--- flow/config.mk ---
export PLATFORM = sky130hd
export DESIGN_NAME = module_mini_cpu
export DESIGN_NICKNAME = module_mini_cpu
export VERILOG_FILES = /design/flow/design.v
export SDC_FILE = /design/flow/constraint.sdc
export NUM_CORES = 4
export LEC_CHECK = 0
export CAP_MARGIN = 20
export CELL_PAD_IN_SITES_GLOBAL_PLACEMENT = 0
export CORE_ASPECT_RATIO = 1.08
export CORE_MARGIN = 2
export CORE_UTILIZATION = 26
export CTS_CLUSTER_SIZE = 77
export GPL_ROUTABILITY_DRIVEN = 1
export GPL_TIMING_DRIVEN = 0
export MAX_ROUTING_LAYER = met4
export MIN_ROUTING_LAYER = met2
export PLACE_DENSITY_LB_ADDON = 0.25
export SETUP_SLACK_MARGIN = 2.63
export SLEW_MARGIN = 35
export TNS_END_PERCENT = 25
--- flow/run.sh ---
#!/bin/bash
# the make line also repeats each setting of config.mk as NAME=value (left out here)
make -C /OpenROAD-flow-scripts/flow DESIGN_CONFIG=/design/flow/config.mk WORK_HOME=/design/flow/orfs CLKGATE_MAP_FILE= finish
--- flow/design.v ---
module module_alu (
    input [15:0] register_A,
    input [15:0] register_B,
	 input sendButton,
    input [2:0] opcode,
    output reg [15:0] result
);
    reg signed [15:0] operand_A;
    reg signed [15:0] operand_B;
    reg signed [31:0] result_c2;   
    parameter LOAD = 0, ADD = 1, ADDI = 2, SUB = 3, SUBI = 4, MUL = 5, CLEAR = 6, DISPLAY = 7;
    always @(*) begin
        result = 16'd0;
        operand_A = 16'd0;
        operand_B = 16'd0;
        result_c2 = 32'd0;
        if (opcode != LOAD && opcode != CLEAR && opcode != DISPLAY) begin
            operand_A = $signed(register_A);
            operand_B = $signed(register_B);
            case (opcode)
					 3'b001: result_c2 = operand_A + operand_B;   
					 3'b010: result_c2 = operand_A + operand_B;   
					 3'b011: result_c2 = operand_A - operand_B;   
					 3'b100: result_c2 = operand_A - operand_B;   
					 3'b101: result_c2 = operand_A * operand_B;   
					 default: result_c2 = result_c2;
				endcase
            if (result_c2 > 32767) begin
                result = 16'h7FFF;
            end else if (result_c2 < -32768) begin
                result = 16'h8000;
            end else begin
                result = result_c2[15:0];   
            end
        end
    end
endmodule
module memory (
    input wire clk,                 
    input wire reset,               
    input wire [3:0] read_reg1,     
    input wire [3:0] read_reg2,     
    input wire [3:0] write_reg,     
    input wire [15:0] write_data,   
    input wire reg_write_en,        
    output [15:0] read_data1,   
    output [15:0] read_data2    
);
    reg [15:0] registers [0:15];
    integer i;
	 assign read_data1 = registers[read_reg1];
	 assign read_data2 = registers[read_reg2];
    always @(posedge clk) begin
        if (reset) begin
            for (i = 0; i < 16; i = i + 1) begin
                registers[i] <= 16'b0;
            end
        end else if (reg_write_en) begin
            registers[write_reg] <= write_data;
        end
    end
endmodule
module lcd (
    input clk_50MHz,
    input reset_n,            
    input system_on,
    input display_enable,
    input [2:0] opcode_last,
    input [3:0] reg_number,
    input [15:0] reg_value,
    output reg [7:0] LCD_DATA,
    output reg LCD_RS,
    output reg LCD_EN,
    output LCD_RW,
    output wire LCD_ON
);
    assign LCD_RW = 1'b0;  
    assign LCD_ON = 1'b1;  
    localparam DELAY_15MS  = 750_000;     
    localparam DELAY_4_1MS = 205_000;     
    localparam DELAY_100US = 5_000;       
    localparam DELAY_40US  = 2_000;       
    localparam DELAY_2MS   = 100_000;     
    localparam [5:0]
        OFF = 0,
        POWER_ON = 1,
        WAIT_15MS = 2,
        FUNC_SET1 = 3,
        PULSE_EN = 4,
        WAIT_4_1MS = 5,
        FUNC_SET2 = 6,
        WAIT_100US1 = 7,
        FUNC_SET3 = 8,
        WAIT_100US2 = 9,
        FUNC_SET_FINAL = 10,
        WAIT_100US3 = 11,
        DISP_OFF = 12,
        WAIT_100US4 = 13,
        DISP_CLEAR = 14,
        WAIT_2MS = 15,
        ENTRY_MODE = 16,
        WAIT_100US5 = 17,
        DISP_ON = 18,
        IDLE = 20,
        SET_ADDR1 = 21,
        WAIT_ADDR1 = 22,
        WRITE_CHAR1 = 23,
        CHECK_LOOP1 = 24,
        SET_ADDR2 = 25,
        WAIT_ADDR2 = 26,
        WRITE_CHAR2 = 27,
        CHECK_LOOP2 = 28,
        CLEAR_SCREEN = 29;
    reg [5:0] state;
    reg [5:0] next_state_after_pulse;
    reg [19:0] delay_cnt;
    reg [4:0] char_index;
    reg [7:0] line1 [0:15];
    reg [7:0] line2 [0:15];
    reg write_pending;
    reg clear_pending;
    reg init_mode;
    reg lcd_ready;  
    wire signed [15:0] signed_value = reg_value;
    reg [15:0] abs_value;
    reg negative;
    reg [19:0] bcd;
    integer i, j;
    always @(*) begin
        negative = (signed_value < 0);
        if (signed_value == 16'sh8000)
            abs_value = 32768;
        else
            abs_value = negative ? -signed_value : signed_value;
        bcd = 0;
        for (i = 15; i >= 0; i = i - 1) begin
            if (bcd[3:0] >= 5) bcd[3:0] = bcd[3:0] + 3;
            if (bcd[7:4] >= 5) bcd[7:4] = bcd[7:4] + 3;
            if (bcd[11:8] >= 5) bcd[11:8] = bcd[11:8] + 3;
            if (bcd[15:12] >= 5) bcd[15:12] = bcd[15:12] + 3;
            if (bcd[19:16] >= 5) bcd[19:16] = bcd[19:16] + 3;
            bcd = {bcd[18:0], abs_value[i]};
        end
    end
    always @(posedge clk_50MHz) begin
        if (!reset_n) begin
            state <= OFF;
            LCD_EN <= 0;
            LCD_RS <= 0;
            LCD_DATA <= 0;
            write_pending <= 0;
            clear_pending <= 0;
            init_mode <= 0;
            lcd_ready <= 0;
            delay_cnt <= 0;
            char_index <= 0;
            for (j = 0; j < 16; j = j + 1) begin
                line1[j] <= " ";
                line2[j] <= " ";
            end
        end else begin
            if (!system_on) begin
                state <= OFF;
                LCD_EN <= 0;
                LCD_RS <= 0;
                LCD_DATA <= 0;
                lcd_ready <= 0;
                for (j = 0; j < 16; j = j + 1) begin
                    line1[j] <= " ";
                    line2[j] <= " ";
                end
            end else begin
                case (state)
                    OFF: begin
                        LCD_DATA <= 8'h00;
                        LCD_EN <= 0;
                        LCD_RS <= 0;
                        lcd_ready <= 0;
                        state <= POWER_ON;
                    end
                    POWER_ON: begin
                        init_mode <= 1;
                        delay_cnt <= 0;
                        state <= WAIT_15MS;
                    end
                    WAIT_15MS: begin
                        delay_cnt <= delay_cnt + 1;
                        if (delay_cnt >= DELAY_15MS) begin
                            delay_cnt <= 0;
                            state <= FUNC_SET1;
                        end
                    end
                    FUNC_SET1: begin
                        LCD_RS <= 0;
                        LCD_DATA <= 8'h30;
                        next_state_after_pulse <= WAIT_4_1MS;
                        state <= PULSE_EN;
                    end
                    WAIT_4_1MS: begin
                        delay_cnt <= delay_cnt + 1;
                        if (delay_cnt >= DELAY_4_1MS) begin
                            delay_cnt <= 0;
                            state <= FUNC_SET2;
                        end
                    end
                    FUNC_SET2: begin
                        LCD_RS <= 0;
                        LCD_DATA <= 8'h30;
                        next_state_after_pulse <= WAIT_100US1;
                        state <= PULSE_EN;
                    end
                    WAIT_100US1: begin
                        delay_cnt <= delay_cnt + 1;
                        if (delay_cnt >= DELAY_100US) begin
                            delay_cnt <= 0;
                            state <= FUNC_SET3;
                        end
                    end
                    FUNC_SET3: begin
                        LCD_RS <= 0;
                        LCD_DATA <= 8'h30;
                        next_state_after_pulse <= WAIT_100US2;
                        state <= PULSE_EN;
                    end
                    WAIT_100US2: begin
                        delay_cnt <= delay_cnt + 1;
                        if (delay_cnt >= DELAY_100US) begin
                            delay_cnt <= 0;
                            state <= FUNC_SET_FINAL;
                        end
                    end
                    FUNC_SET_FINAL: begin
                        LCD_RS <= 0;
                        LCD_DATA <= 8'h38;  
                        next_state_after_pulse <= WAIT_100US3;
                        state <= PULSE_EN;
                    end
                    WAIT_100US3: begin
                        delay_cnt <= delay_cnt + 1;
                        if (delay_cnt >= DELAY_100US) begin
                            delay_cnt <= 0;
                            state <= DISP_OFF;
                        end
                    end
                    DISP_OFF: begin
                        LCD_RS <= 0;
                        LCD_DATA <= 8'h08;
                        next_state_after_pulse <= WAIT_100US4;
                        state <= PULSE_EN;
                    end
                    WAIT_100US4: begin
                        delay_cnt <= delay_cnt + 1;
                        if (delay_cnt >= DELAY_100US) begin
                            delay_cnt <= 0;
                            state <= DISP_CLEAR;
                        end
                    end
                    DISP_CLEAR: begin
                        LCD_RS <= 0;
                        LCD_DATA <= 8'h01;  
                        next_state_after_pulse <= WAIT_2MS;
                        state <= PULSE_EN;
                    end
                    WAIT_2MS: begin
                        delay_cnt <= delay_cnt + 1;
                        if (delay_cnt >= DELAY_2MS) begin
                            delay_cnt <= 0;
                            if (init_mode)
                                state <= ENTRY_MODE;
                            else begin
                                state <= IDLE;
                                clear_pending <= 0;
                            end
                        end
                    end
                    ENTRY_MODE: begin
                        LCD_RS <= 0;
                        LCD_DATA <= 8'h06;  
                        next_state_after_pulse <= WAIT_100US5;
                        state <= PULSE_EN;
                    end
                    WAIT_100US5: begin
                        delay_cnt <= delay_cnt + 1;
                        if (delay_cnt >= DELAY_100US) begin
                            delay_cnt <= 0;
                            state <= DISP_ON;
                        end
                    end
                    DISP_ON: begin
                        LCD_RS <= 0;
                        LCD_DATA <= 8'h0C;  
                        next_state_after_pulse <= IDLE;
                        state <= PULSE_EN;
                    end
                    IDLE: begin
                        init_mode <= 0;
                        lcd_ready <= 1;   
                        LCD_EN <= 0;
                        if (display_enable && lcd_ready) begin
                            for (j = 0; j < 16; j = j + 1) begin
                                line1[j] <= " ";
                                line2[j] <= " ";
                            end
                            case (opcode_last)
                                3'b000: begin 
                                    line1[0] <= "L"; line1[1] <= "O"; line1[2] <= "A"; line1[3] <= "D"; 
                                end
                                3'b001: begin 
                                    line1[0] <= "A"; line1[1] <= "D"; line1[2] <= "D"; 
                                end
                                3'b010: begin 
                                    line1[0] <= "A"; line1[1] <= "D"; line1[2] <= "D"; line1[3] <= "I"; 
                                end
                                3'b011: begin 
                                    line1[0] <= "S"; line1[1] <= "U"; line1[2] <= "B"; 
                                end
                                3'b100: begin 
                                    line1[0] <= "S"; line1[1] <= "U"; line1[2] <= "B"; line1[3] <= "I"; 
                                end
                                3'b101: begin 
                                    line1[0] <= "M"; line1[1] <= "U"; line1[2] <= "L"; 
                                end
                                3'b110: begin
                                    line1[0] <= "C"; line1[1] <= "L"; line1[2] <= "E";
                                    line1[3] <= "A"; line1[4] <= "R";
                                end
                                3'b111: begin 
                                    line1[0] <= "D"; line1[1] <= "P"; line1[2] <= "L"; 
                                end
                                default: begin 
                                end
                            endcase
                            if (opcode_last == 3'b110) begin
                                clear_pending <= 0;
                            end else begin
                                line2[0] <= "[";
										  line2[1] <= 8'h30 + reg_number[3];
                                line2[2] <= 8'h30 + reg_number[2];
                                line2[3] <= 8'h30 + reg_number[1];
                                line2[4] <= 8'h30 + reg_number[0];
                                line2[5] <= "]";
                                line2[10] <= negative ? "-" : "+";
                                line2[11] <= (bcd[19:16] == 0) ? " " : 8'h30 + bcd[19:16];
                                line2[12] <= (bcd[15:12] == 0 && bcd[19:16] == 0) ? " " : 8'h30 + bcd[15:12];
                                line2[13] <= 8'h30 + bcd[11:8];
                                line2[14] <= 8'h30 + bcd[7:4];
                                line2[15] <= 8'h30 + bcd[3:0];
                                clear_pending <= 0;
                            end
                            write_pending <= 1;
                            lcd_ready <= 0;   
                            state <= IDLE;    
                        end else if (write_pending) begin
                            if (clear_pending) begin
                                state <= CLEAR_SCREEN;
                                write_pending <= 0;
                            end else begin
                                char_index <= 0;
                                state <= SET_ADDR1;
                            end
                        end
                    end
                    SET_ADDR1: begin
                        LCD_RS <= 0;
                        LCD_DATA <= 8'h80;   
                        next_state_after_pulse <= WAIT_ADDR1;
                        state <= PULSE_EN;
                    end
                    WAIT_ADDR1: begin
                        delay_cnt <= delay_cnt + 1;
                        if (delay_cnt >= DELAY_40US) begin
                            delay_cnt <= 0;
                            state <= WRITE_CHAR1;
                        end
                    end
                    WRITE_CHAR1: begin
                        LCD_RS <= 1;
                        LCD_DATA <= line1[char_index];
                        next_state_after_pulse <= CHECK_LOOP1;
                        state <= PULSE_EN;
                    end
                    CHECK_LOOP1: begin
                        delay_cnt <= delay_cnt + 1;
                        if (delay_cnt >= DELAY_40US) begin
                            delay_cnt <= 0;
                            if (char_index == 15) begin
                                char_index <= 0;
                                state <= SET_ADDR2;
                            end else begin
                                char_index <= char_index + 1;
                                state <= WRITE_CHAR1;
                            end
                        end
                    end
                    SET_ADDR2: begin
                        LCD_RS <= 0;
                        LCD_DATA <= 8'hC0;  
                        next_state_after_pulse <= WAIT_ADDR2;
                        state <= PULSE_EN;
                    end
                    WAIT_ADDR2: begin
                        delay_cnt <= delay_cnt + 1;
                        if (delay_cnt >= DELAY_40US) begin
                            delay_cnt <= 0;
                            state <= WRITE_CHAR2;
                        end
                    end
                    WRITE_CHAR2: begin
                        LCD_RS <= 1;
                        LCD_DATA <= line2[char_index];
                        next_state_after_pulse <= CHECK_LOOP2;
                        state <= PULSE_EN;
                    end
                    CHECK_LOOP2: begin
                        delay_cnt <= delay_cnt + 1;
                        if (delay_cnt >= DELAY_40US) begin
                            delay_cnt <= 0;
                            if (char_index == 15) begin
                                char_index <= 0;
                                write_pending <= 0;
                                state <= IDLE;
                            end else begin
                                char_index <= char_index + 1;
                                state <= WRITE_CHAR2;
                            end
                        end
                    end
                    CLEAR_SCREEN: begin
                        LCD_RS <= 0;
                        LCD_DATA <= 8'h01;
                        next_state_after_pulse <= WAIT_2MS;
                        state <= PULSE_EN;
                    end
                    PULSE_EN: begin
                        if (delay_cnt == 0) begin
                            LCD_EN <= 1;
                        end
                        delay_cnt <= delay_cnt + 1;
                        if (delay_cnt >= DELAY_40US) begin
                            LCD_EN <= 0;
                            delay_cnt <= 0;
                            state <= next_state_after_pulse;
                        end
                    end
                    default: begin
                        state <= OFF;
                    end
                endcase
            end
        end
    end
endmodule
module module_mini_cpu(
    input clk,               
    input rst,               
    input power,             
    input send,              
    input [17:0] switches,   
    output wire [7:0] data,  
    output wire rs,          
    output wire rw,          
    output wire en,          
    output wire lcd_on,      
    output wire lcd_blon     
);
    localparam OFF        = 3'd0;
    localparam IDLE       = 3'd1;
    localparam FETCH      = 3'd2;
    localparam DECODE     = 3'd3;
    localparam EXECUTE    = 3'd4;
    localparam UPDATE_LCD = 3'd5;
    reg [2:0] state;
    reg system_on;
    reg prev_power;
    reg prev_send;
    reg [2:0] opcode;
    reg [3:0] dest_reg;
    reg [3:0] src1_reg;
    reg [3:0] src2_reg;
    reg [15:0] immediate;
    reg use_immediate;
    reg is_load;
    wire [15:0] mem_read_data1;
    wire [15:0] mem_read_data2;
    reg [3:0] mem_read_addr1;
    reg [3:0] mem_read_addr2;
    reg [3:0] mem_write_addr;
    reg [15:0] mem_write_data;
    reg mem_write_en;
    reg mem_reset;
    wire [15:0] alu_result;
    wire [15:0] alu_in_A;
    wire [15:0] alu_in_B;
    assign alu_in_A = mem_read_data1;
    assign alu_in_B = (use_immediate) ? immediate : mem_read_data2;
    reg lcd_update_en;
    wire [15:0] lcd_reg_value;
    memory mem_inst (
        .clk(clk),
        .reset(mem_reset),
        .read_reg1(mem_read_addr1),
        .read_reg2(mem_read_addr2),
        .write_reg(mem_write_addr),
        .write_data(mem_write_data),
        .reg_write_en(mem_write_en),
        .read_data1(mem_read_data1),
        .read_data2(mem_read_data2)
    );
    module_alu alu_inst (
        .register_A(alu_in_A),
        .register_B(alu_in_B),
		  .sendButton(send),
        .opcode(opcode),
        .result(alu_result)
    );
    lcd lcd_inst (
        .clk_50MHz(clk),
        .reset_n(system_on & ~rst),     
        .system_on(system_on),
        .display_enable(lcd_update_en),
        .opcode_last(opcode),
        .reg_number(src1_reg),  
        .reg_value(lcd_reg_value),
        .LCD_DATA(data),
        .LCD_RS(rs),
        .LCD_EN(en),
        .LCD_RW(rw),
        .LCD_ON(lcd_on) 
    );
    assign lcd_reg_value = (opcode == 3'b111) ? mem_read_data1 : mem_write_data;
    assign lcd_blon = 1'b0;
    always @(posedge clk) begin
      if (rst) begin
        state <= OFF;
        system_on <= 0;
        prev_power <= 1;
        prev_send <= 1;
        mem_read_addr1 <= 0;
        mem_read_addr2 <= 0;
        mem_write_addr <= 0;
        mem_write_data <= 0;
        mem_write_en <= 0;
        mem_reset <= 0;
        lcd_update_en <= 0;
      end else begin
        prev_power <= power;
        prev_send <= send;
        if (power && !prev_power) begin
            system_on <= ~system_on;
            if (system_on) begin
                state <= OFF;
                mem_reset <= 1;
            end else begin      
                state <= IDLE;
                mem_reset <= 1;  
            end
        end
        if (system_on) begin
            if (mem_reset) begin
                mem_reset <= 0;
            end
            case (state)
                OFF: begin
                    mem_write_en <= 0;
                    lcd_update_en <= 0;
                end
                IDLE: begin
                    mem_write_en <= 0;
                    lcd_update_en <= 0;
                    if (send && !prev_send) begin
                        state <= FETCH;
                    end
                end
                FETCH: begin
                    state <= DECODE;
                end
                DECODE: begin
                    if (switches[17:15] == 3'b010 || switches[17:15] == 3'b100 || switches[17:15] == 3'b101) begin 
                        opcode <= switches[17:15];
                        dest_reg <= switches[14:11];
                        src1_reg <= switches[10:7];
                        immediate <= switches[6] ? -{10'd0, switches[5:0]} : {10'd0, switches[5:0]};
                        use_immediate <= 1;
                        is_load <= 0;
                        mem_read_addr1 <= switches[10:7];
                        mem_read_addr2 <= 4'b0;  
                    end
                    else if (switches[17:15] == 3'b001 || switches[17:15] == 3'b011) begin 
                        opcode <= switches[17:15];
                        dest_reg <= switches[14:11];
                        src1_reg <= switches[10:7];
                        src2_reg <= switches[6:3];
                        use_immediate <= 0;
                        is_load <= 0;
                        mem_read_addr1 <= switches[10:7];
                        mem_read_addr2 <= switches[6:3];
                    end
                    else if (switches[17:15] == 3'b000) begin 
                        opcode <= 3'b000;
                        dest_reg <= switches[14:11];
                        immediate <= switches[10] ? -{10'd0, switches[9:4]} : {10'd0, switches[9:4]};
                        use_immediate <= 1;
                        is_load <= 1;
                    end
                    else begin 
                        if (switches[17:15] == 3'b111) begin  
                            opcode <= 3'b111;
                            src1_reg <= switches[14:11];  
                            mem_read_addr1 <= switches[14:11];  
                            use_immediate <= 0;
                            is_load <= 0;
                        end else begin  
                            opcode <= 3'b110;
                            mem_reset <= 1;
                            use_immediate <= 0;
                            is_load <= 0;
                        end
                    end
                    state <= EXECUTE;
                end
                EXECUTE: begin
                    if (opcode == 3'b110) begin
                        mem_reset <= 0;
                    end
                    if (opcode != 3'b111 && opcode != 3'b110) begin
                        mem_write_en <= 1;
                        mem_write_addr <= dest_reg;
                        if (is_load) mem_write_data <= immediate;
                        else mem_write_data <= alu_result;
                    end
                    state <= UPDATE_LCD;
                end
                UPDATE_LCD: begin
                    mem_write_en <= 0;
                    if (opcode != 3'b111) src1_reg <= dest_reg;
                    lcd_update_en <= 1;
                    state <= IDLE;
                end
                default: state <= IDLE;
            endcase
        end
      end
    end
endmodule
--- flow/constraint.sdc ---
create_clock -name core_clock -period 22.0 [get_ports {clk}]
set_input_delay 4.4000 -clock core_clock [delete_from_list [all_inputs] [get_ports {clk}]]
set_output_delay 4.4000 -clock core_clock [all_outputs]
set_load 0.01 [all_outputs]
==> run notes, run 1 <==
Implementation summary

At the worst endpoint, the required time is 22.58 ns. The CTS buffer count is 47. Looking at the clock tree report, the H-tree level count equals 2. The area of the chip is 0.152 mm^2.

The worst setup path is captured at a flop. Of all nets on the critical path, the largest fanout is 10. The synthesis report lists the Yosys warning total as 6. The average routed wire per standard cell is 24.9 um. The tally of filler cells in the layout is 15554. On the worst setup and hold paths after CTS, the clock-pin slew comes to 0.06 ns. Hold repair after CTS inserted 0 buffers.

At the end of the flow, the number of nets in the layout was 4639. The most instantiated flip-flop cell in the synthesis netlist is edfxtp_1. The count of input and output buffers is 28.

The endpoint of the lowest-slack register-to-register path is lcd_inst.line2[15][2]. From the final report, the count of setup violators was given as 0. The total congestion overflow after global routing is 0. The floorplan step defined a core boundary enclosing 0.148 mm^2. Of the total synthesized cell area, the portion taken by AND, OR, NAND and NOR gates is 0.184. Dividing the final minimum period by the clock period gives 0.820. The final tally of hold violations is 0.

The area share of the largest cell type after synthesis is 0.220. The overall via count from detail_route is 44281. The number of distinct library cell variants in the gate-level netlist after synthesis is 104. Ranked by total cell area, the synthesized netlist is headed by edfxtp_1 (22%), fa_1 (14%), dfxtp_1 (7.4%). The total global-route track usage is 0.312.

Of the total synthesized cell area, the portion taken by full adders, half adders and majority gates is 0.190. Setup repair after global routing left no endpoint under its margin. The cell type group with the largest total delay on the critical path is AND-OR/OR-AND gates. The flow ran to the end and the layout has no timing, DRC or antenna violations. The setup slack of the worst register-to-register path is 3.97 ns. The via count of the first global-routing pass is 48831. The worst register-to-register path has a depth of 85. The biggest area consumer among synthesized cells is edfxtp_1. The detailed-routing wirelength on met1 is 0 um. The flop and latch count out of synthesis is 429. The remaining antenna violation count is 0.

Across the routed clock network, the largest skew measured is 0.0254 ns. The switching component of the power is 1180 uW. The switching share of power is 0.392. The maximum ir drop on the vdd rail is 0.0000817 V. At the end of routability-driven placement, the weighted congestion stood at 1.01. The proportion of synthesized flip-flops having asynchronous set or reset is 0. The count of cells in the finished layout, fillers not included, comes to 6173. Per the run summary, max-cap violations total 0.

The uppermost metal layer occupied by signal nets is met4. For the worst-skew pair, the clock arrives at the later sink with an insertion delay of 0.66 ns. Once placement finished, the instance area stood at 0.0418 mm^2. The cell leakage power is 0.0166 uW. The critical-path cell with the highest stage delay is xnor2_4.

The cell at the root of the clock tree is clkbuf_16. The detailed route wirelength on metal3 is 64500 um. The tool warning count is 52.

The dominant kind of combinational cell is adder cells. Per the post-run analysis, buffers plus inverters along the critical path come to 17. The sink of the worst hold path is lcd_inst.char_index[4].

Per the Yosys statistics, synthesis produced 4093 cells. The number of antenna violations at the first check in global routing is 0. Cell internal power was estimated by the tool at 1830 uW. The share of total power dissipated in the clock network is 0.277.

The post-synthesis average cell area is 9.49 um^2. The most frequently used library cell after synthesis is nand2_1. The synthesis-to-finish area growth is 12.4%. The height of the chip is 406 um. Per the final report, max-transition violations number 0.

TritonCTS built the clock tree. The wire length of the first global-routing pass is 223000 um. The worst setup path is launched from a flop. Once placement completed, the tool counted placed cells totaling 6064. Post-synthesis, Yosys gives the total cell area as 0.0388 mm^2. The arrival time at the worst endpoint is 18.61 ns.

Per the summary, power density relative to cell area is 68.8 mW/mm^2. Per STA, the highest per-stage delay on the worst path measures 0.41 ns. In this run the count of I/O pins placed on the die edge is 35. The worst hold-check path type is flop to flop. The clock sink total is 429.

Entering global routing, the biggest net connects 17 pins. The headroom to the max-slew limit is 0.196. Detailed placement finished with a half-perimeter wire length of 114000 um. The critical path ends at lcd_inst.line2[15][2]. Per the detail_route report, vias per standard cell equal 7.17. At the pin with the least slew margin, the transition time is 1.21 ns. The library cell appearing most often on the critical path is ha_1. After layout, the minimum clock period comes to 18.03 ns. The critical path class is flop to flop.

The standard-cell row count is 147. The first-iteration detailed-routing DRC count is 8440. The maximum clock path buffer count is 3.

In this run, the synthesized area fraction spent on AND-OR/OR-AND gates is recorded as 0.142. Per the synthesis report, the XOR/XNOR share of the synthesized area is 0.0188. Static timing analysis puts the maximum clock frequency at 55.5 MHz. Per the detail_route report, DRC violations left total 0. The area fraction in mux cells is 0.110. Combinational power for this build is 1290 uW. The detailed router reports a met2 wire length of 74200 um. The cell area after technology mapping is 0.0388 mm^2.

In the synthesized netlist, the cells that appear most often are nand2_1 (390), nor2_1 (387), inv_1 (375), and2_1 (290), edfxtp_1 (285). The die width is 376 um. The clock network power reported by the tool is 832 uW. After routing the design area is 0.0436 mm^2. The report gives the cell count of the worst hold path as 1.

Per Yosys stat, the portion of area used by sequential elements is 0.295. Setup total negative slack on the finished layout was measured at 0 ns. The detailed-router iteration count before antenna repair is 12. The final cell utilization of the core is 0.294. The power drawn by the sequential cells is 880 uW. The launch point of the worst hold path is lcd_inst.char_index[4]. The synthesized netlist handed to floorplanning was reported with a cell count of 4093. The dominant power group is combinational logic.

The initial core utilization is 0.262. The share of total power dissipated in sequential elements is 0.293. Wires add up to 153000 um. Yosys mapped a number of flops with a built-in enable equal to 285.

Of the total power, combinational logic draws 0.430. Walking the critical path from launch to capture passes 85 cell instances.
## stage by stage
step           hold WS, ns  setup slack [ns]  total power [uW]
2_1_floorplan        0.422              6.97              1810
3_3_place_gp         0.432              1.35              2140
3_5_place_dp         0.438              2.10              2140
4_1_cts              0.448              2.67              2960
5_1_grt              0.467              2.62              3200
6_report             0.445              3.97              3000
## area by class of cell
cell class	count	area, um^2	share of cell area
Antenna cell	11	27.5	0.000631
Buffer	224	953	0.0219
Clock buffer	67	1350	0.0310
Clock inverter	20	183	0.00419
Inverter	386	1450	0.0332
Multi-Input combinational cell	3055	25300	0.581
Sequential cell	429	11400	0.262
Tap cell	1937	2420	0.0556
Timing Repair Buffer	44	453	0.0104
## metal layers
layer / vias to the layer above / track usage
met5: - / -
met4: 0 / 0.0707
met3: 1442 / 0.400
met2: 13053 / 0.355
met1: 15257 / -
li1: 14529 / -
## timing repair
action / 4_1_cts / 5_1_grt
pin swaps: 2 / 4
buffers inserted: 4 / 6
resized: 3 / 33
setup endpoints to repair: 12 / 21
==> run 2, diff against run 1 <==
- ABC_AREA: unset -> 1
- CELL_PAD_IN_SITES_GLOBAL_PLACEMENT: 0 -> unset
- CORE_ASPECT_RATIO: 1.08 -> unset
- CORE_UTILIZATION: 26 -> 72
- CTS_CLUSTER_DIAMETER: unset -> 221
- CTS_CLUSTER_SIZE: 77 -> unset
- GPL_ROUTABILITY_DRIVEN: 1 -> unset
- GPL_TIMING_DRIVEN: 0 -> unset
- HOLD_SLACK_MARGIN: unset -> 0.3
- MIN_ROUTING_LAYER: met2 -> unset
- PLACE_DENSITY_LB_ADDON: 0.25 -> 0.02
- SETUP_SLACK_MARGIN: 2.63 -> -0.73
- SLEW_MARGIN: 35 -> 20
- TNS_END_PERCENT: 25 -> unset
- clock period: 22.0 -> 10.1 ns (I/O delays scaled with it)
==> run 2 against run 1 <==
Net effect: now fails the layout checks on negative setup slack; synthesized cell count rose by 24%; clock-buffer cell count fell by 2; clock skew increased by 0.013 ns; critical path type unchanged; largest power group unchanged.
==> run notes, run 2 <==
Implementation summary

The library cell appearing most often on the critical path is nand2_2 (was ha_1). The combinational power share is 0.496 (was 0.430).

The simple logic cell fraction of the synthesized area is 0.272 (was 0.184). The dominant kind of combinational cell is simple AND/OR/NAND/NOR gates (was adder cells). The final cell utilization of the core came to 0.868 (was 0.294). The cell at the root of the clock tree is clkbuf_16 (unchanged).

The switching share of power is 0.400 (was 0.392). Setup repair after global routing missed its margin: yes (was no). The CTS buffer count is 47 (unchanged). The post-synthesis average cell area was 7.49 um^2 (was 9.49 um^2). The final tally of hold violations came to 0 (unchanged). The number of pins with negative max-slew slack in the final report was 0 (unchanged). The uppermost metal layer occupied by signal nets is met4 (unchanged). The arithmetic-cell share of the synthesized area counting full adders, half adders and majority gates was 0.195 (was 0.190). The wire length of the first global-routing pass was 196000 um (was 223000 um). The number of antenna violations at the first check in global routing is 4 (was 0). The maximum fanout along the worst path is 15 (was 10).

The area fraction in mux cells was 0 (was 0.110). The endpoint of the most critical setup path is lcd_inst.line2[14][0] (was lcd_inst.line2[15][2]). The launch point of the worst hold path was lcd_inst.line1[3][5] (was lcd_inst.char_index[4]). The arrival time at the worst endpoint is 11.57 ns (was 18.61 ns). The critical path class is flop to flop (unchanged). The setup slack of the critical path after layout is -0.950 ns (was 3.97 ns).

The headroom to the max-slew limit was 0.186 (was 0.196). The pre-CTS setup slack is -1.05 ns (was 2.10 ns). The number of buffers inserted by hold repair at cts is 0 (unchanged). The most instantiated flip-flop cell in the synthesis netlist was edfxtp_1 (unchanged). The capturing element type of the critical path is a flop (unchanged). The final critical-path share of the clock period is 1.09 (was 0.820). The highest achievable clock rate came to 90.5 MHz (was 55.5 MHz). The initial core utilization is 0.724 (was 0.262). The instance count of the mapped netlist is 5055 (was 4093). The biggest area consumer among synthesized cells is edfxtp_1 (unchanged).

The type of element launching the critical path is a flop (unchanged). The xor/xnor cell area share of the yosys netlist is 0.00820 (was 0.0188). The count of unresolved DRC violations after routing is 0 (unchanged). The power per standard cell area is 164 mW/mm^2 (was 68.8 mW/mm^2).

The power in the clock group was 1820 uW (was 832 uW). The count of input and output buffers came to 31 (was 28). The synthesis-to-finish area growth was 19.9% (was 12.4%). The total design power is 7440 uW (was 3000 uW). The critical-path cell with the highest stage delay was dfxtp_4 (was xnor2_4).

The instance count on the critical path is 90 (was 85). The switching component of the power is 2980 uW (was 1180 uW). The internal power consumption is 4460 uW (was 1830 uW). The endpoint of the lowest-slack register-to-register path is lcd_inst.line2[14][0] (was lcd_inst.line2[15][2]). The die width is 233 um (was 376 um). The time the worst path needs with I/O delays and setup is 11.05 ns (was 18.03 ns). The number of placed I/O pins is 35 (unchanged).

The cell type group with the largest total delay on the critical path is simple AND/OR/NAND/NOR gates (was AND-OR/OR-AND gates). The total wire length is 140000 um (was 153000 um). The final setup TNS is -18.43 ns (was 0 ns). The yosys cell count is 5055 (was 4093). The flop and latch count out of synthesis was 429 (unchanged).

Most common library cells after synthesis: nand2_1 (1006), nor2_1 (741), inv_1 (725), nand3_1 (357), o21ai_0 (292) (was nand2_1 (390), nor2_1 (387), inv_1 (375), and2_1 (290), edfxtp_1 (285)). The wire length on met2 came to 60300 um (was 74200 um). The setup slack of the worst register-to-register path is -0.95 ns (was 3.97 ns).

The pin count of the biggest net entering global routing was 61 (was 17). The maximum ir drop on the vdd rail is 0.000442 V (was 0.0000817 V). The overall via count from detail_route came to 40591 (was 44281). The height of the chip came to 233 um (was 406 um). The detailed route wirelength on metal3 came to 22100 um (was 64500 um).

The clock network fraction of total power is 0.245 (was 0.277). The cell leakage power is 0.0207 uW (was 0.0166 uW). The area of the chip is 0.0544 mm^2 (was 0.152 mm^2).

The area share of the largest cell type after synthesis is 0.226 (was 0.220). The number of nets in the layout is 5909 (was 4639). Top cells, area: edfxtp_1 (23%), fa_1 (14%), nand2_1 (10%) (was edfxtp_1 (22%), fa_1 (14%), dfxtp_1 (7.4%)). Outcome: complete, but fails checks (was finished clean). The TritonCTS clock tree is done (unchanged). The core area is 0.0522 mm^2 (was 0.148 mm^2). The maximum cell stage delay along the critical path came to 0.37 ns (was 0.41 ns).

The transition time at the pin with the least slew margin is 1.22 ns (was 1.21 ns). The worst hold-check path type is flop to flop (unchanged). The compound-gate portion of the synthesized area is 0.119 (was 0.142).

The area reported by Yosys stat is 0.0378 mm^2 (was 0.0388 mm^2). The number of distinct library cell variants in the gate-level netlist after synthesis is 75 (was 104). The standard-cell row count was 84 (was 147). The power share of the sequential group was 0.259 (was 0.293). The register share after synthesis is 0.302 (was 0.295). The worst hold path cell count is 1 (unchanged). The total global-route track usage came to 0.481 (was 0.312). The via count of the first global-routing pass is 37282 (was 48831).

The maximum clock path buffer count is 3 (unchanged). The average routed wire per standard cell came to 22.7 um (was 24.9 um). The placed wire-length estimate after detailed placement is 93800 um (was 114000 um). The yosys warning tally is 6 (unchanged). The number of H-tree branching levels came to 2 (unchanged).

The clock sink total was 429 (unchanged). The number of buffer and inverter stages on the critical path was 13 (was 17). The total congestion overflow after global routing was 0 (unchanged).

The clock-pin slew reported for the worst setup and hold paths after clock tree synthesis is 0.06 ns (about the same). The required time of the critical path is 10.62 ns (was 22.58 ns). The number of failing setup endpoints in the final timing report came to 36 (was 0). The insertion delay of the later-clocked pin in the worst-skew pair is 0.63 ns (was 0.66 ns). The cell area after technology mapping is 0.0378 mm^2 (was 0.0388 mm^2).

The power drawn by the sequential cells is 1930 uW (was 880 uW). The tool warning count is 54 (was 52). The worst slack on hold paths came to 0.456 ns (was 0.445 ns). The post-synth tally of flip-flops with integrated enable is 285 (unchanged).

The dominant power group is combinational logic (unchanged). The remaining antenna violation count was 0 (unchanged). The worst-case clock skew is 0.0384 ns (was 0.0254 ns). The detailed-routing wirelength on met1 is 45700 um (was 0 um). The number of maximum-capacitance violations is 0 (unchanged).

The first-iteration detailed-routing DRC count came to 6812 (was 8440). The final RePlAce weighted congestion came to 1.06 (was 1.01). The combinational-cell power consumption is 3690 uW (was 1290 uW). The average vias per placed instance was 6.56 (was 7.17).

The number of cells on the worst reg-to-reg path was 90 (was 85). The sink of the worst hold path was lcd_inst.line1[3][5] (was lcd_inst.char_index[4]). The detailed-router iteration count before antenna repair is 14 (was 12). The proportion of synthesized flip-flops having asynchronous set or reset is 0 (unchanged). The most frequent cell after synthesis is nand2_1 (unchanged). The reasons given for failing layout checks are negative setup slack.
## run 2: layout make-up
cell class	count	area, um^2
flip-flops and latches	429	11400
clock inverters	21	262
clock buffers	65	1340
well taps	688	861
inverters	779	2950
multi-input cells	3638	23700
repair buffers	562	4750
diodes	6	15.0
fillers	2784	6870
## run 2: what timing repair did
item | in CTS | in global routing
endpoints found under the setup margin | 14 | 36
resized | 8 | 324
setup buffers | 4 | 51
pin swaps | 2 | 146
cloned | 0 | 10
## run 2: metal layers
metal | vias up | track usage
li1 | 17159 | -
met1 | 18433 | 0.590
met2 | 3869 | 0.715
met3 | 1130 | 0.126
met4 | 0 | 0.291
met5 | - | -
## run 2: metrics by stage
| step | area (um^2) | instances |
|---|---|---|
| after detailed placement | 41900 | 6042 |
| after CTS | 43500 | 6131 |
| after floorplan | 37800 | 5056 |
| after global routing | 45400 | 6186 |
| after global placement | 41900 | 6042 |
| final | 45400 | 6188 |
==> run 3, diff against run 2 <==
- CTS_CLUSTER_DIAMETER: 221 -> unset
- CTS_CLUSTER_SIZE: unset -> 99
- HOLD_SLACK_MARGIN: 0.3 -> unset
- MAX_ROUTING_LAYER: met4 -> unset
- PLACE_DENSITY: unset -> 0.4
- PLACE_DENSITY_LB_ADDON: 0.02 -> unset
- SETUP_SLACK_MARGIN: -0.73 -> 1.27
- clock period: 10.1 -> 5.48 ns (I/O delays scaled with it)
==> run 3 against run 2 <==
Net effect: the run now fails in global routing (5_1_grt); area after synthesis stayed put; die size stayed put; synthesized cell count stayed put.
==> run notes, run 3 <==
Implementation summary

The most instantiated flip-flop cell in the synthesis netlist is edfxtp_1 (unchanged). The area of the chip is 0.0544 mm^2 (unchanged). The placed wire-length estimate after detailed placement is 101000 um (was 93800 um).

The total congestion overflow after global routing is 3628. Top cells, area: edfxtp_1 (23%), fa_1 (14%), nand2_1 (10%) (unchanged). The simple logic cell fraction of the synthesized area is 0.272 (unchanged).

The final RePlAce weighted congestion is 1.04 (was 1.06). The cell area reported after detailed placement came to 0.0448 mm^2 (was 0.0419 mm^2). The core area is 0.0522 mm^2 (unchanged).

The initial core utilization came to 0.724 (unchanged). The cell area after technology mapping is 0.0378 mm^2 (unchanged). The die width is 233 um (unchanged). The post-synth tally of flip-flops with integrated enable is 285 (unchanged).

The dominant kind of combinational cell is simple AND/OR/NAND/NOR gates (unchanged). The area share of the largest cell type after synthesis is 0.226 (unchanged). The xor/xnor cell area share of the yosys netlist is 0.00820 (unchanged). The biggest area consumer among synthesized cells is edfxtp_1 (unchanged). The number of H-tree branching levels is 2 (unchanged). The total global-route track usage is 1.02.

The arithmetic-cell share of the synthesized area counting full adders, half adders and majority gates is 0.195 (unchanged). The most frequent cell after synthesis is nand2_1 (unchanged). The last stage reached is global routing (5_1_grt). The count of input and output buffers was 31 (unchanged). The post-synthesis average cell area was 7.49 um^2 (unchanged). The number of placed I/O pins is 35 (unchanged). The cell at the root of the clock tree is clkbuf_16 (unchanged).

The CTS buffer count is 44 (was 47). Outcome: aborted with a tool error (was complete, but fails checks). The flop and latch count out of synthesis is 429 (unchanged). The yosys cell count is 5055 (unchanged). Most common library cells after synthesis: nand2_1 (1006), nor2_1 (741), inv_1 (725), nand3_1 (357), o21ai_0 (292) (unchanged). The tool reported: "[ERROR GRT-0232] Routing congestion too high. Check the congestion heatmap in the GUI". The instance count of the mapped netlist is 5055 (unchanged). The height of the chip is 233 um (unchanged). The maximum clock path buffer count is 3 (unchanged). The compound-gate portion of the synthesized area is 0.119 (unchanged).

The number of distinct library cell variants in the gate-level netlist after synthesis was 75 (unchanged). The standard-cell row count came to 84 (unchanged). The area fraction in mux cells is 0 (unchanged). The clock sink total is 429 (unchanged). The total placed cells including tap cells came to 6299 (was 6042). The proportion of synthesized flip-flops having asynchronous set or reset was 0 (unchanged). The area reported by Yosys stat is 0.0378 mm^2 (unchanged). The register share after synthesis is 0.302 (unchanged). The yosys warning tally came to 6 (unchanged).
==> run 3: per-layer routing <==
layer,GRT usage,overflow
met1,0.919,175
met2,1.21,2374
met3,0.875,192
met4,1.13,865
met5,0.741,22
==> run 3: through the flow <==
stage / utilization / setup WS (ns)
2_1_floorplan: - / -4.40
3_3_place_gp: 0.857 / -4.44
3_5_place_dp: 0.857 / -5.01
4_1_cts: 0.926 / -4.73
==> run 3: what timing repair did <==
action,CTS
hold buffers,0
cloned,11
resized,241
buffers inserted,82
endpoints found under the setup margin,37
pin swaps,136
==> run 4, diff against run 3 <==
- CORE_ASPECT_RATIO: unset -> 1.34
- CTS_CLUSTER_DIAMETER: unset -> 199
- SETUP_SLACK_MARGIN: 1.27 -> 1.5
==> run 4 against run 3 <==
Net effect: the run again fails in global routing (5_1_grt); area after synthesis is the same; die size about the same; synthesized cell count did not move.
==> run notes, run 4 <==
Implementation summary

Outcome: aborted with a tool error (unchanged). The last stage reached was global routing (5_1_grt) (unchanged). Error that stopped the run: [ERROR GRT-0116] Global routing finished with congestion. Check the congestion regions in the DRC Viewer (was [ERROR GRT-0232] Routing congestion too high. Check the congestion heatmap in the GUI.). The proportion of synthesized flip-flops having asynchronous set or reset is 0 (unchanged). The number of buffers inserted by hold repair at cts is 0 (unchanged). The die width is 202 um (was 233 um). The arithmetic-cell share of the synthesized area counting full adders, half adders and majority gates was 0.195 (unchanged). The area fraction in mux cells is 0 (unchanged). The total congestion overflow after global routing is 139. The initial core utilization came to 0.727 (was 0.724). The cell area after technology mapping was 0.0378 mm^2 (unchanged).

The height of the chip is 269 um (was 233 um). The most frequent cell after synthesis was nand2_1 (unchanged). The clock sink total is 429 (unchanged). Most common library cells after synthesis: nand2_1 (1006), nor2_1 (741), inv_1 (725), nand3_1 (357), o21ai_0 (292) (unchanged). The core area is 0.0521 mm^2 (was 0.0522 mm^2). The register share after synthesis is 0.302 (unchanged).

The compound-gate portion of the synthesized area is 0.119 (unchanged). The post-synthesis average cell area is 7.49 um^2 (unchanged). The final RePlAce weighted congestion was 1.04 (about the same). The area share of the largest cell type after synthesis is 0.226 (unchanged). The total global-route track usage is 0.749.

The simple logic cell fraction of the synthesized area is 0.272 (unchanged). The area reported by Yosys stat came to 0.0378 mm^2 (unchanged). Top cells, area: edfxtp_1 (23%), fa_1 (14%), nand2_1 (10%) (unchanged).

The CTS buffer count is 8 (was 44). The xor/xnor cell area share of the yosys netlist came to 0.00820 (unchanged). The yosys cell count is 5055 (unchanged). The biggest area consumer among synthesized cells is edfxtp_1 (unchanged). The yosys warning tally is 6 (unchanged).

The dominant kind of combinational cell is simple AND/OR/NAND/NOR gates (unchanged). The area of the chip is 0.0544 mm^2 (about the same). The flop and latch count out of synthesis came to 429 (unchanged). The placed wire-length estimate after detailed placement is 103000 um (was 101000 um). The count of input and output buffers is 31 (unchanged). The post-synth tally of flip-flops with integrated enable is 285 (unchanged). The standard-cell row count is 97 (was 84). The number of placed I/O pins is 35 (unchanged). The instance count of the mapped netlist came to 5055 (unchanged).

The most instantiated flip-flop cell in the synthesis netlist was edfxtp_1 (unchanged). The number of distinct library cell variants in the gate-level netlist after synthesis is 75 (unchanged). The cell at the root of the clock tree is clkbuf_16 (unchanged). The number of H-tree branching levels is 1 (was 2). The maximum clock path buffer count was 3 (unchanged).
==> run 4: routing by layer <==
layer	global-route usage	GRT overflow
met5	0.262	1
met4	0.735	67
met3	0.585	3
met2	0.940	64
met1	0.739	4
==> run 4: what timing repair did <==
item | CTS
pin swaps | 188
resized | 365
setup endpoints to repair | 37
setup buffers | 139
cloned | 13
==> run 4: metrics by stage <==
step                std cells  worst slack (ns)  instance area (um^2)  hold slack [ns]   util
detailed placement       6303             -5.06                 44700            0.443  0.859
CTS                      6467             -4.68                 47900            0.475  0.921
global placement         6303             -4.43                 44700            0.434  0.859
floorplan                5056             -4.40                 38800            0.419      -
==> run 5, diff against run 4 <==
- ABC_AREA: 1 -> unset
- CORE_ASPECT_RATIO: 1.34 -> unset
- CORE_UTILIZATION: 72 -> 66
- CTS_CLUSTER_DIAMETER: 199 -> 289
- CTS_CLUSTER_SIZE: 99 -> unset
- PLACE_DENSITY: 0.4 -> unset
- SETUP_SLACK_MARGIN: 1.5 -> -0.8
- clock period: 5.48 -> 10.6 ns (I/O delays scaled with it)
==> run 5 against run 4 <==
Net effect: the layout now fails its checks (negative setup slack); die size is 12% higher; area after synthesis is 2.6% higher; synthesized cell count is 19% lower.
==> run notes, run 5 <==
Implementation summary

Outcome: complete, but fails checks (was aborted with a tool error). The report lists the violated layout checks as negative setup slack. The number of cells on the worst reg-to-reg path is 80.

The simple logic cell fraction of the synthesized area is 0.184 (was 0.272). The arithmetic-cell share of the synthesized area counting full adders, half adders and majority gates is 0.190 (was 0.195). The biggest area consumer among synthesized cells is edfxtp_1 (unchanged). The area of combinational cells with multiple inputs is 0.0265 mm^2. The core area is 0.0579 mm^2 (was 0.0521 mm^2).

For this design the ratio of total power to cell area is 138 mW/mm^2. The insertion delay of the later-clocked pin in the worst-skew pair is 0.58 ns. Entering global routing, the biggest net connects 74 pins. The clock sink total is 429 (unchanged). The area of the chip is 0.0608 mm^2 (was 0.0544 mm^2). Switching power as a fraction of the total was reported as 0.370. Counting stages on the worst path, the most repeated cell is ha_2.

The area share of the largest cell type after synthesis is 0.220 (was 0.226). The flop and latch count out of synthesis came to 429 (unchanged). The instance count of the mapped netlist is 4093 (was 5055).

Across all hold checks on the routed design, the worst slack comes to 0.447 ns. The report gives the cell count of the worst hold path as 2. Per the timing report, the most critical flop-to-flop path originates at mem_inst.registers[5][1]. The worst hold-check path type is flop to flop.

The maximum cell stage delay along the critical path is 0.55 ns. The total global-route track usage is 0.418. The clock-pin slew reported for the worst setup and hold paths after clock tree synthesis is 0.07 ns. Per the post-run analysis, buffers plus inverters along the critical path come to 12.

The headroom to the max-slew limit is 0.147. Setup repair after global routing could not meet its margin everywhere. The capturing element type of the critical path is a flop. In the routed layout, each cell is associated on average with a via count of 6.59. The dominant power group is combinational logic. The capture point of the worst register-to-register path is recorded as lcd_inst.line2[14][2].

The most instantiated flip-flop cell in the synthesis netlist is edfxtp_1 (unchanged). The cell area after technology mapping is 0.0388 mm^2 (was 0.0378 mm^2). Along the worst path, the maximum fanout reaches 6. The endpoint of the most critical setup path is lcd_inst.line2[14][2].

The internal power of the cells totals 4120 uW. The final RePlAce weighted congestion is 1.01 (was 1.04). The number of antenna violations at the first check in global routing came to 1.

The count of input and output buffers is 31 (unchanged). The count of unresolved DRC violations after routing is 0. The CTS buffer count is 41 (was 8). The placed wire-length estimate after detailed placement came to 92100 um (was 103000 um).

Summing over the stages, the warning tally comes to 57. The average routed wire per standard cell is 23.5 um. The initial core utilization was 0.670 (was 0.727). The pre-CTS setup slack is -2.77 ns (was -5.06 ns). Subtracting the final worst setup slack from the clock period gives 13.37 ns. Per the timing report, the achievable frequency comes out to 74.8 MHz. The final critical-path share of the clock period is 1.26. The first-iteration detailed-routing DRC count is 4491. The dominant kind of combinational cell is adder cells (was simple AND/OR/NAND/NOR gates).

The proportion of synthesized flip-flops having asynchronous set or reset is 0 (unchanged). The routed layout has 35900 vias. The number of distinct library cell variants in the gate-level netlist after synthesis is 104 (was 75). The critical path in the final layout is reported with a setup slack of -2.77 ns.

Pins over their slew limit in the final report were tallied at 0. The number of failing setup endpoints in the final timing report is 28. The timing report gives the worst reg2reg path a setup slack of -2.77 ns.

The maximum clock path buffer count was 3 (unchanged). Tracing the worst setup path back leads to its startpoint at mem_inst.registers[5][1]. The final cell utilization of the core is 0.821. The area fraction in mux cells is 0.110 (was 0). The most frequent cell after synthesis is nand2_1 (unchanged).

The height of the chip is 247 um (was 269 um). The total placed cells including tap cells was 5278 (was 6303). The compound-gate portion of the synthesized area is 0.142 (was 0.119). The power in the clock group is 1530 uW. At the end of the flow, the number of nets in the layout was 5101.

The clock network fraction of total power is 0.234. The number of H-tree branching levels is 2 (was 1). On the final layout, the worst clock skew is 0.0461 ns. In the hold report, the worst path ends at lcd_inst.line1[3][5].

The number of placed I/O pins is 35 (unchanged). At the pin with the least slew margin, the transition time is 1.28 ns. The number of buffers inserted by hold repair at cts is 0 (unchanged). In the final layout, the fill cell count is 3493.

Relative to the synthesized area, the layout overhead comes to 22.5%. The xor/xnor cell area share of the yosys netlist is 0.0188 (was 0.00820). The standard-cell row count came to 88 (was 97).

The final report lists a non-filler cell total of 5446. The register share after synthesis is 0.295 (was 0.302). The combinational power share is 0.486. The detailed-router iteration count before antenna repair is 8.

The cell family contributing the most delay on the critical path is AND-OR/OR-AND gates. The total congestion overflow after global routing is 0. The type of element launching the critical path is a flop. The area reported by Yosys stat is 0.0388 mm^2 (was 0.0378 mm^2).

The power drawn by the sequential cells is 1830 uW. Per the STA report, the cell with the highest stage delay on the worst path is mux4_2.

Top cells, area: edfxtp_1 (22%), fa_1 (14%), dfxtp_1 (7.4%) (was edfxtp_1 (23%), fa_1 (14%), nand2_1 (10%)). The post-synth tally of flip-flops with integrated enable is 285 (unchanged). The instance count on the critical path is 80.

The TritonCTS clock tree is done. The via count of the first global-routing pass was 36347. The post-synthesis average cell area is 9.49 um^2 (was 7.49 um^2). The cell leakage power is 0.0197 uW. Combinational power for this build is 3180 uW.

Across the VDD grid, the largest voltage drop is 0.000405 V. The yosys cell count is 4093 (was 5055). The required time of the critical path is 11.09 ns. The cell at the root of the clock tree is clkbuf_16 (unchanged). The final tally of hold violations is 0.

The footprint of the flip-flops and latches is 0.0115 mm^2. In the post-route report, total wirelength is listed as 128000 um. The yosys warning tally is 6 (unchanged). For this design the total switching power over the nets is 2420 uW. The final power report lists total power as 6540 uW. In this run the remaining antenna-violating nets after routing total 0. The critical path class is flop to flop. The wire length of the first global-routing pass is 198000 um. Per the run summary, max-cap violations total 0. Most common library cells after synthesis: nand2_1 (390), nor2_1 (387), inv_1 (375), and2_1 (290), edfxtp_1 (285) (was nand2_1 (1006), nor2_1 (741), inv_1 (725), nand3_1 (357), o21ai_0 (292)). Of the total power, registers draw 0.280. For the worst min-delay path, the startpoint reported by OpenROAD is lcd_inst.line1[3][5].

The arrival time at the worst endpoint is 13.86 ns. The die width is 247 um (was 202 um).
==> run 5: timing repair <==
item,4_1_cts,5_1_grt
endpoints found under the setup margin,21,37
pin swaps,49,70
resized,120,79
setup buffers,68,33
==> run 5: stage by stage <==
step | area (um^2) | setup TNS (ns)
after floorplan | 39500 | -51.27
final | 47500 | -51.39
after global routing | 47500 | -74.67
after global placement | 44600 | -42.91
after detailed placement | 44600 | -62.11
after CTS | 47000 | -54.86
==> run 5: per-layer routing <==
layer,global-route usage,share of wire
met2,0.686,0.47
met3,0.0881,0.12
met4,0.210,0.059
met5,0,0.000094
met1,0.526,0.36
==> run 5: area by class of cell <==
class	instances	area share
timing repair buffer	736	0.123
sequential	429	0.241
multi-input combinational	3055	0.557
tap	765	0.0201
clock inverter	22	0.00589
antenna	1	0.0000526
clock buffer	52	0.0229
inverter	386	0.0306
==> run 6, diff against run 5 <==
- ABC_AREA: unset -> 1
- CORE_UTILIZATION: 66 -> 65
- CTS_CLUSTER_DIAMETER: 289 -> unset
- PLACE_DENSITY: unset -> 0.36
- SETUP_SLACK_MARGIN: -0.8 -> unset
- clock period: 10.6 -> 10.9 ns (I/O delays scaled with it)
==> run 6 against run 5 <==
Net effect: now clean on timing, DRC and antenna; design area shrank 8.4%; combinational power fell by 8.8%; global-route usage decreased by 2.6 points; critical path type unchanged; critical endpoint is now lcd_inst.line2[11][4]; largest cell class unchanged; largest power group unchanged.
==> run notes, run 6 <==
Implementation summary

The setup slack of the critical path after layout is 0.284 ns (was -2.77 ns). The final critical-path share of the clock period is 0.974 (was 1.26). The register share after synthesis came to 0.302 (was 0.295). The tally of filler cells in the layout is 4458 (was 3493). The biggest area consumer among synthesized cells is edfxtp_1 (unchanged). The dominant kind of combinational cell is simple AND/OR/NAND/NOR gates (was adder cells). The xor/xnor cell area share of the yosys netlist came to 0.00820 (was 0.0188). The total design power is 6310 uW (was 6540 uW). The flop and latch count out of synthesis is 429 (unchanged). The setup slack of the worst register-to-register path was 0.28 ns (was -2.77 ns). The insertion delay of the later-clocked pin in the worst-skew pair is 0.61 ns (was 0.58 ns). The library cell appearing most often on the critical path is nand2_2 (was ha_2). The final tally of hold violations was 0 (unchanged). The transition time at the pin with the least slew margin is 1.27 ns (was 1.28 ns). The synthesis-to-finish area growth is 15.2% (was 22.5%). The core area is 0.0576 mm^2 (was 0.0579 mm^2). The cell area after technology mapping is 0.0378 mm^2 (was 0.0388 mm^2). Top cells, area: edfxtp_1 (23%), fa_1 (14%), nand2_1 (10%) (was edfxtp_1 (22%), fa_1 (14%), dfxtp_1 (7.4%)).

The area share of the largest cell type after synthesis is 0.226 (was 0.220). The arithmetic-cell share of the synthesized area counting full adders, half adders and majority gates came to 0.195 (was 0.190). The internal power consumption was 3830 uW (was 4120 uW). The simple logic cell fraction of the synthesized area was 0.272 (was 0.184). The power per standard cell area is 145 mW/mm^2 (was 138 mW/mm^2). The detailed-routing wirelength on met1 is 46600 um (was 45800 um).

The post-synth tally of flip-flops with integrated enable is 285 (unchanged). The wire length on met2 is 51800 um (was 59600 um). The dominant power group was combinational logic (unchanged). The endpoint of the most critical setup path is lcd_inst.line2[11][4] (was lcd_inst.line2[14][2]).

The instance count on the critical path came to 97 (was 80). The clock network fraction of total power is 0.258 (was 0.234). The final RePlAce weighted congestion came to 1.03 (was 1.01). Outcome: finished clean (was complete, but fails checks). The number of nets in the layout is 5681 (was 5101).

The number of buffer and inverter stages on the critical path is 24 (was 12). The power share of the sequential group is 0.283 (was 0.280). The cell type group with the largest total delay on the critical path was simple AND/OR/NAND/NOR gates (was AND-OR/OR-AND gates). The standard-cell row count was 88 (unchanged).

The worst hold path cell count is 2 (unchanged). The required time of the critical path is 11.40 ns (was 11.09 ns). The cell leakage power is 0.0196 uW (was 0.0197 uW). The clock-pin slew reported for the worst setup and hold paths after clock tree synthesis is 0.07 ns (about the same). The number of maximum-capacitance violations is 0 (unchanged). The most instantiated flip-flop cell in the synthesis netlist is edfxtp_1 (unchanged). The maximum ir drop on the vdd rail is 0.000496 V (was 0.000405 V).

The highest achievable clock rate came to 94.2 MHz (was 74.8 MHz). The count of input and output buffers is 31 (unchanged). The power drawn by the sequential cells is 1780 uW (was 1830 uW). The launch point of the worst hold path is lcd_inst.char_index[4] (was lcd_inst.line1[3][5]). The total global-route track usage is 0.392 (was 0.418). The total wire length is 121000 um (was 128000 um). The pin count of the biggest net entering global routing is 69 (was 74). The arrival time at the worst endpoint came to 11.12 ns (was 13.86 ns). The proportion of synthesized flip-flops having asynchronous set or reset came to 0 (unchanged). The first-iteration detailed-routing DRC count is 4403 (was 4491). The uppermost metal layer occupied by signal nets was met5 (unchanged).

The via count of the first global-routing pass came to 33463 (was 36347). The number of buffers inserted by hold repair at cts is 0 (unchanged). The power in the clock group is 1620 uW (was 1530 uW). The average vias per placed instance was 5.96 (was 6.59). The combinational-cell power consumption is 2900 uW (was 3180 uW). The clock sink total is 429 (unchanged).

The final cell utilization of the core is 0.757 (was 0.821). The cell area reported after detailed placement is 0.0403 mm^2 (was 0.0446 mm^2). The post-synthesis average cell area is 7.49 um^2 (was 9.49 um^2). Most common library cells after synthesis: nand2_1 (1006), nor2_1 (741), inv_1 (725), nand3_1 (357), o21ai_0 (292) (was nand2_1 (390), nor2_1 (387), inv_1 (375), and2_1 (290), edfxtp_1 (285)). The tool warning count is 55 (was 57). The pre-CTS setup slack is -0.236 ns (was -2.77 ns).

The maximum cell stage delay along the critical path is 0.37 ns (was 0.55 ns). The switching share of power is 0.393 (was 0.370). The cell at the root of the clock tree is clkbuf_16 (unchanged). The number of failing setup endpoints in the final timing report is 0 (was 28).

The number of placed I/O pins was 35 (unchanged). The TritonCTS clock tree is done (unchanged). The number of H-tree branching levels came to 2 (unchanged). The count of unresolved DRC violations after routing came to 0 (unchanged). The maximum fanout along the worst path is 13 (was 6).

The detailed route wirelength on metal3 is 15400 um (was 15000 um). The maximum clock path buffer count is 3 (unchanged). The most frequent cell after synthesis was nand2_1 (unchanged). The placed wire-length estimate after detailed placement is 86300 um (was 92100 um). The capturing element type of the critical path is a flop (unchanged). The area reported by Yosys stat came to 0.0378 mm^2 (was 0.0388 mm^2). The height of the chip is 245 um (was 247 um).

The wire length of the first global-routing pass is 183000 um (was 198000 um). The area of the chip is 0.0602 mm^2 (was 0.0608 mm^2). The switching component of the power is 2480 uW (was 2420 uW). The yosys cell count is 5055 (was 4093). The CTS buffer count was 47 (was 41).

The worst hold-check path type was flop to flop (unchanged). The area fraction in mux cells is 0 (was 0.110). The combinational power share is 0.460 (was 0.486). The remaining antenna violation count is 0 (unchanged). The die width is 245 um (was 247 um).

The average routed wire per standard cell is 20.0 um (was 23.5 um). The sink of the worst hold path was lcd_inst.char_index[4] (was lcd_inst.line1[3][5]). The time the worst path needs with I/O delays and setup is 10.62 ns (was 13.37 ns).

The instance count of the mapped netlist was 5055 (was 4093). The final setup TNS came to 0 ns (was -51.39 ns). The overall via count from detail_route is 35927 (was 35900).

The final standard cell area without fillers came to 0.0436 mm^2 (was 0.0475 mm^2). The detailed-router iteration count before antenna repair is 7 (was 8). The endpoint of the lowest-slack register-to-register path is lcd_inst.line2[11][4] (was lcd_inst.line2[14][2]).

The initial core utilization came to 0.657 (was 0.670). The critical-path cell with the highest stage delay is dfxtp_4 (was mux4_2). The total congestion overflow after global routing came to 0 (unchanged). The number of antenna violations at the first check in global routing was 2 (was 1). The headroom to the max-slew limit was 0.150 (was 0.147). The worst-case clock skew is 0.0349 ns (was 0.0461 ns).

The type of element launching the critical path was a flop (unchanged). The number of distinct library cell variants in the gate-level netlist after synthesis is 75 (was 104). The yosys warning tally is 6 (unchanged). The number of cells on the worst reg-to-reg path was 97 (was 80). The number of pins with negative max-slew slack in the final report came to 0 (unchanged). The compound-gate portion of the synthesized area is 0.119 (was 0.142). The critical path class was flop to flop (unchanged).
[run 6: stage by stage]
step | hold WS [ns] | std cells
3_3_place_gp | 0.431 | 5896
4_1_cts | 0.452 | 5988
2_1_floorplan | 0.419 | 5056
5_1_grt | 0.476 | 6030
6_report | 0.453 | 6032
3_5_place_dp | 0.436 | 5896
[run 6: final cells by class]
cell class / instances / area, um^2 / area share
antenna: 2 / 5.00 / 0.000115
clock buffer: 61 / 1290 / 0.0296
clock inverter: 24 / 259 / 0.00594
inverter: 779 / 2940 / 0.0676
multi-input combinational: 3638 / 23600 / 0.542
sequential: 429 / 11500 / 0.263
tap: 765 / 957 / 0.0220
timing repair buffer: 333 / 3030 / 0.0696
timing repair inverter: 1 / 5.00 / 0.000115
[run 6: layer usage]
layer  GRT usage  vias up
li1            -    16700
met1       0.534    16581
met3      0.0980      421
met2       0.583     2221
met4       0.193        4
met5      0.0131        -
[run 6: what timing repair did]
item	4_1_cts	5_1_grt
buffers inserted	5	36
endpoints found under the setup margin	9	37
resized	36	263
gates cloned	2	5
pin swaps	7	110
==> run 7, diff against run 6 <==
- ABC_AREA: 1 -> unset
- CORE_MARGIN: 2 -> 3
- CORE_UTILIZATION: 65 -> 29
- MIN_ROUTING_LAYER: unset -> met2
- PLACE_DENSITY: 0.36 -> 0.6
- clock period: 10.9 -> 20.0 ns (I/O delays scaled with it)
==> run 7 against run 6 <==
Net effect: maximum frequency down 42%; critical endpoint is now lcd_inst.line2[15][2]; largest power group unchanged; synthesized cell count decreased by 19%; first-iteration DRC count rose by 110%; die size is 130% higher; register-to-register slack gained 1.4 ns; power decreased by 49%; routed wire length is 5.8% higher.
==> run notes, run 7 <==
Implementation summary

Outcome: finished clean (unchanged). The worst hold path cell count is 1 (was 2). The post-synth tally of flip-flops with integrated enable was 285 (unchanged). Setup repair after global routing left no endpoint under its margin. The clock-pin slew reported for the worst setup and hold paths after clock tree synthesis is 0.06 ns (was 0.07 ns).

The total global-route track usage came to 0.271 (was 0.392). The worst-case clock skew is 0.0187 ns (was 0.0349 ns). The first-iteration detailed-routing DRC count is 9381 (was 4403). The instance count on the critical path is 82 (was 97).

The type of element launching the critical path is a flop (unchanged). The final setup TNS was 0 ns (unchanged). The tool warning count is 52 (was 55). The cell leakage power is 0.0164 uW (was 0.0196 uW). The height of the chip is 372 um (was 245 um).

The final RePlAce weighted congestion is 0.976 (was 1.03). The final critical-path share of the clock period is 0.914 (was 0.974). The power per standard cell area is 76.1 mW/mm^2 (was 145 mW/mm^2). The standard-cell row count is 133 (was 88).

The initial core utilization was 0.294 (was 0.657). The power drawn by the sequential cells is 967 uW (was 1780 uW). The library cell appearing most often on the critical path is ha_1 (was nand2_2). The die width is 372 um (was 245 um). The arithmetic-cell share of the synthesized area counting full adders, half adders and majority gates was 0.190 (was 0.195). The switching share of power is 0.376 (was 0.393). The area of combinational cells with multiple inputs is 0.0251 mm^2 (was 0.0236 mm^2). The transition time at the pin with the least slew margin is 1.26 ns (was 1.27 ns).

The xor/xnor cell area share of the yosys netlist is 0.0188 (was 0.00820). The placed wire-length estimate after detailed placement came to 88200 um (was 86300 um). The worst hold-check path type was flop to flop (unchanged). The CTS buffer count is 45 (was 47). The area of the chip came to 0.138 mm^2 (was 0.0602 mm^2). The number of H-tree branching levels is 2 (unchanged). The number of pins with negative max-slew slack in the final report came to 0 (unchanged). The met1 track utilization from global routing is 0 (was 0.534). The footprint of the flip-flops and latches came to 0.0115 mm^2 (unchanged). The clock sink total came to 429 (unchanged). The setup slack of the worst register-to-register path came to 1.73 ns (was 0.28 ns). The combinational-cell power consumption is 1370 uW (was 2900 uW). The number of placed I/O pins is 35 (unchanged).

The number of antenna violations at the first check in global routing is 1 (was 2). The highest achievable clock rate is 54.7 MHz (was 94.2 MHz). The total congestion overflow after global routing is 0 (unchanged). The yosys cell count is 4093 (was 5055). The average vias per placed instance came to 7.38 (was 5.96). The combinational power share is 0.422 (was 0.460).

The met3 track demand over resource came to 0.361 (was 0.0980). The number of buffer and inverter stages on the critical path was 13 (was 24). The cell type group with the largest total delay on the critical path was AND-OR/OR-AND gates (was simple AND/OR/NAND/NOR gates). The final tally of hold violations is 0 (unchanged). The number of nets in the layout is 4477 (was 5681). The wire length of the first global-routing pass is 193000 um (was 183000 um).

The launch point of the worst hold path is lcd_inst.char_index[4] (unchanged). The count of unresolved DRC violations after routing was 0 (unchanged). The area reported by Yosys stat is 0.0388 mm^2 (was 0.0378 mm^2). The capturing element type of the critical path was a flop (unchanged). The register share after synthesis is 0.295 (was 0.302). The most instantiated flip-flop cell in the synthesis netlist was edfxtp_1 (unchanged). The number of failing setup endpoints in the final timing report is 0 (unchanged). The maximum cell stage delay along the critical path was 0.68 ns (was 0.37 ns). The power share of the sequential group is 0.298 (was 0.283). The remaining antenna violation count is 0 (unchanged). The cell at the root of the clock tree is clkbuf_16 (unchanged). The flop and latch count out of synthesis is 429 (unchanged). The power in the clock group is 908 uW (was 1620 uW). The number of maximum-capacitance violations was 0 (unchanged). The dominant kind of combinational cell is adder cells (was simple AND/OR/NAND/NOR gates). The endpoint of the lowest-slack register-to-register path is lcd_inst.line2[15][2] (was lcd_inst.line2[11][4]). The detailed-router iteration count before antenna repair is 20 (was 7). The cell area after technology mapping was 0.0388 mm^2 (was 0.0378 mm^2).

The worst slack on hold paths is 0.446 ns (was 0.453 ns). Top cells, area: edfxtp_1 (22%), fa_1 (14%), dfxtp_1 (7.4%) (was edfxtp_1 (23%), fa_1 (14%), nand2_1 (10%)). The area share of the largest cell type after synthesis is 0.220 (was 0.226). The maximum clock path buffer count is 3 (unchanged). The simple logic cell fraction of the synthesized area is 0.184 (was 0.272). The clock network fraction of total power is 0.280 (was 0.258).

The switching component of the power is 1220 uW (was 2480 uW). The synthesis-to-finish area growth is 9.87% (was 15.2%). The critical-path cell with the highest stage delay is dfxtp_2 (was dfxtp_4).

The average routed wire per standard cell was 21.9 um (was 20.0 um). The endpoint of the most critical setup path is lcd_inst.line2[15][2] (was lcd_inst.line2[11][4]). The critical path class is flop to flop (unchanged). The number of cells on the worst reg-to-reg path came to 82 (was 97). The count of input and output buffers is 31 (unchanged). The insertion delay of the later-clocked pin in the worst-skew pair came to 0.60 ns (was 0.61 ns). The post-synthesis average cell area came to 9.49 um^2 (was 7.49 um^2). Most common library cells after synthesis: nand2_1 (390), nor2_1 (387), inv_1 (375), and2_1 (290), edfxtp_1 (285) (was nand2_1 (1006), nor2_1 (741), inv_1 (725), nand3_1 (357), o21ai_0 (292)). The TritonCTS clock tree was done (unchanged). The core area is 0.132 mm^2 (was 0.0576 mm^2).

The instance count of the mapped netlist is 4093 (was 5055). The number of buffers added for setup after CTS is 0 (was 5). The maximum fanout along the worst path is 28 (was 13). The headroom to the max-slew limit is 0.161 (was 0.150).

The pin count of the biggest net entering global routing is 57 (was 69). The sink of the worst hold path is lcd_inst.char_index[4] (unchanged). The yosys warning tally is 6 (unchanged).

The biggest area consumer among synthesized cells is edfxtp_1 (unchanged). The via count of the first global-routing pass is 46972 (was 33463). The area fraction in mux cells came to 0.110 (was 0). The busiest metal layer after global routing is met3 (was met2). The tally of filler cells in the layout is 13655 (was 4458).

The most frequent cell after synthesis is nand2_1 (unchanged).
## run 7: final cells by class
type	count	share of cell area
diodes	16	0.000939
clock buffers	53	0.0281
clock inverters	29	0.00774
inverters	386	0.0340
multi-input cells	3055	0.588
flip-flops and latches	429	0.268
well taps	1755	0.0515
repair buffers	108	0.0209
## run 7: metrics by stage
| stage | total power (uW) | util | setup slack [ns] | instances | instance area, um^2 |
|---|---|---|---|---|---|
| 2_1_floorplan | 1990 | - | 4.97 | 4094 | 38800 |
| 3_3_place_gp | 2290 | 0.311 | 2.48 | 5732 | 41100 |
| 3_5_place_dp | 2300 | 0.311 | 2.09 | 5732 | 41100 |
| 4_1_cts | 3200 | 0.322 | 2.04 | 5814 | 42600 |
| 5_1_grt | 3450 | 0.323 | 0.0356 | 5815 | 42600 |
| 6_report | 3240 | 0.323 | 1.73 | 5831 | 42700 |
## run 7: timing repair
action,in CTS,in global routing
resized,0,1
hold buffers,0,0
endpoints found under the setup margin,0,4
## run 7: layer usage
| metal | vias up | share of wire |
|---|---|---|
| li1 | 14205 | - |
| met2 | 12232 | 0.47 |
| met3 | 1595 | 0.41 |
| met1 | 14946 | 0 |
| met4 | 64 | 0.11 |
| met5 | - | 0.013 |
Power is estimated from default activity; no workload was simulated.
